## pine
==> flow/design.v (excerpt) <==
module RISC (destinoWrWB,escribir,PCsrc,result,PCoutMEM,NReset,clk,alu_outMEM,WriteDataInMEM,datoMemOut,InstruccionIn,PCinIF,MemWriteInMEM);
Size: roughly 8,800 cells after synthesis, about 230 I/O pins, about 72,000 um2 of cells after synthesis.
clock: 5.16 ns
lec_check: 0
abc_area: 1
cap_margin: 30
cell_pad_in_sites_detail_placement: 0
core_aspect_ratio: 0.57
core_margin: 2
core_utilization: 46
cts_cluster_diameter: 224
gpl_routability_driven: 0
max_routing_layer: met5
min_routing_layer: met1
place_density_lb_addon: 0.08
setup_slack_margin: 1.19
slew_margin: 0
run.sh (not shown) runs the stock make flow with config.mk's settings and CLKGATE_MAP_FILE=.
The flow did not stop early for pine: all stages ran, and the layout cleared the timing, design-rule and antenna checks.
Relative to pine, the following input files were edited for oak:
Settings: ABC_AREA no longer set, was 1; SLEW_MARGIN now 35, was 0; CORE_ASPECT_RATIO no longer set, was 0.57; SETUP_SLACK_MARGIN now 0.71, was 1.19; CTS_CLUSTER_SIZE now 13, previously not set; TNS_END_PERCENT now 5, previously not set; CORE_UTILIZATION now 72, was 46; PLACE_DENSITY_LB_ADDON now 0.03, was 0.08; CTS_CLUSTER_DIAMETER now 365, was 224; the clock period (ns, I/O delays scaled along) now 4.9, was 5.16.
==> comparison <==
Complete run, failing final checks: oak, reason negative setup slack. Summary of oak over pine: logic gate share of total power picked up an extra 4.9 points, sequential power now larger, netlist area before placement fell 5600 um2. Summary of oak over pine: H-tree level count shrank by 1, net count entering floorplan went down by 2,565, hold slack was more or less identical. Comparing pine and oak, the higher layout overhead on the synthesized area was measured on pine. On oak: part of the power in the clock network is 8.3 points lower than what pine gave. Between pine and oak, the flow reports peak supply drop increasing by more than a quarter.


P:
RISC again, from the RTL that the note above started with.
clock: 4.01 ns
lec_check: 0
cap_margin: 30
cell_pad_in_sites_detail_placement: 0
core_margin: 2
core_utilization: 61
cts_cluster_diameter: 365
gpl_routability_driven: 0
max_routing_layer: met5
min_routing_layer: met1
place_density_lb_addon: 0.03
setup_slack_margin: 1.19
slew_margin: 0
The final report for P shows a completed flow and a layout that fails verification, specifically negative setup slack.
For Q, these inputs were changed with respect to P:
# P
export LEC_CHECK = 0
export CAP_MARGIN = 30
export CELL_PAD_IN_SITES_DETAIL_PLACEMENT = 0
export CORE_MARGIN = 2
export CORE_UTILIZATION = 61
export CTS_CLUSTER_DIAMETER = 365
export GPL_ROUTABILITY_DRIVEN = 0
export MAX_ROUTING_LAYER = met5
export MIN_ROUTING_LAYER = met1
export PLACE_DENSITY_LB_ADDON = 0.03
export SETUP_SLACK_MARGIN = 1.19
export SLEW_MARGIN = 0
create_clock -name core_clock -period 4.01 [get_ports {clk}]
# Q
export LEC_CHECK = 0
export CAP_MARGIN = 30
export CELL_PAD_IN_SITES_DETAIL_PLACEMENT = 0
export CORE_MARGIN = 2
export CORE_UTILIZATION = 72
export CTS_CLUSTER_DIAMETER = 365
export CTS_CLUSTER_SIZE = 13
export GPL_ROUTABILITY_DRIVEN = 0
export MAX_ROUTING_LAYER = met5
export MIN_ROUTING_LAYER = met1
export PLACE_DENSITY_LB_ADDON = 0.04
export SETUP_SLACK_MARGIN = -0.38
export SLEW_MARGIN = 35
create_clock -name core_clock -period 3.99 [get_ports {clk}]
Findings:
In Q the implementation completed, yet the final layout does not meet the checks, the culprit being negative setup slack.
Simple-gate share of the synthesized area came out exactly the same in P and Q.
Diff P -> Q: worst vdd rail ir drop shows a reduction of 0.011 mV; fraction of area in clock buffers and inverters -1.7 points.
Going from P to Q, final core utilization went up by 7.0 points; combined global-route utilization of all metal layers has increased; via count grew by 803; clock skew after layout has increased; ratio of total power to cell area went down by about 1.2%.
Number of non-clock buffers: Q < P
Comparing P and Q, the higher first-iteration DRC count is on Q.
### Q -> R
# Q
export LEC_CHECK = 0
export CAP_MARGIN = 30
export CELL_PAD_IN_SITES_DETAIL_PLACEMENT = 0
export CORE_MARGIN = 2
export CORE_UTILIZATION = 72
export CTS_CLUSTER_DIAMETER = 365
export CTS_CLUSTER_SIZE = 13
export GPL_ROUTABILITY_DRIVEN = 0
export MAX_ROUTING_LAYER = met5
export MIN_ROUTING_LAYER = met1
export PLACE_DENSITY_LB_ADDON = 0.04
export SETUP_SLACK_MARGIN = -0.38
export SLEW_MARGIN = 35
create_clock -name core_clock -period 3.99 [get_ports {clk}]
# R
export LEC_CHECK = 0
export ABC_AREA = 1
export CAP_MARGIN = 20
export CORE_MARGIN = 2
export CORE_UTILIZATION = 72
export CTS_CLUSTER_DIAMETER = 160
export SLEW_MARGIN = 20
create_clock -name core_clock -period 3.91 [get_ports {clk}]
Notes after the runs:
For R, the flow was terminated by a tool error in 5_1_grt and produced no final design. The estimated wirelength of the detail-placed design of R is higher than that of Q. Simple-gate area share of the yosys netlist: R and Q compared, lower one is Q. Summary of R over Q: total CTS buffers rose 25, area of the die rose about 8%, total nets after synthesis rose about 40%, initial core utilization rose 0.29 points, cell count after synthesis rose 2565. Summary of the comparison: share of the synthesized netlist area taken by xor and xnor gates is lower in R, relative to Q.


Starting RTL as in the previous note.
Settings: LEC_CHECK=0, ABC_AREA=1, CAP_MARGIN=20, CELL_PAD_IN_SITES_DETAIL_PLACEMENT=0, CORE_ASPECT_RATIO=0.63, CORE_MARGIN=4, CORE_UTILIZATION=31, CTS_CLUSTER_DIAMETER=172, GPL_ROUTABILITY_DRIVEN=1, GPL_TIMING_DRIVEN=0, MAX_ROUTING_LAYER=met5, MIN_ROUTING_LAYER=met2, SETUP_SLACK_MARGIN=-0.4, SLEW_MARGIN=25; clock period 4.69 ns.
The baseline failed in global routing on GRT-0116.
Next try:
- ABC_AREA: 1 -> default
- CELL_PAD_IN_SITES_DETAIL_PLACEMENT: 0 -> default
- CORE_ASPECT_RATIO: 0.63 -> default
- CORE_MARGIN: 4 -> 2
- CORE_UTILIZATION: 31 -> 40
- CTS_CLUSTER_DIAMETER: 172 -> default
- GPL_ROUTABILITY_DRIVEN: 1 -> default
- GPL_TIMING_DRIVEN: 0 -> default
- MAX_ROUTING_LAYER: met5 -> default
- MIN_ROUTING_LAYER: met2 -> default
- SETUP_SLACK_MARGIN: -0.4 -> default
- SLEW_MARGIN: 25 -> 20
- clock period: 4.69 -> 8.0 ns (I/O delays scaled with it)
Result: The changed run finished clean. Die size shrinks by 30%. Synthesized area shrinks by 7.8%. Synthesized cell count shrinks by 29%.
Next try:
- ABC_AREA: default -> 1
- CELL_PAD_IN_SITES_DETAIL_PLACEMENT: default -> 2
- CELL_PAD_IN_SITES_GLOBAL_PLACEMENT: default -> 2
- CORE_UTILIZATION: 40 -> 70
- GPL_ROUTABILITY_DRIVEN: default -> 1
- MIN_ROUTING_LAYER: default -> met2
- PLACE_DENSITY_LB_ADDON: default -> 0.16
- SLEW_MARGIN: 20 -> 30
- TNS_END_PERCENT: default -> 15
Now the flow did not get past global placement without I/O, error FLW-0024. Synthesized cell count grows by 41%. Synthesized area grows by 8.5%. Die size shrinks by 38%.
Power is estimated from default activity; no workload was simulated.
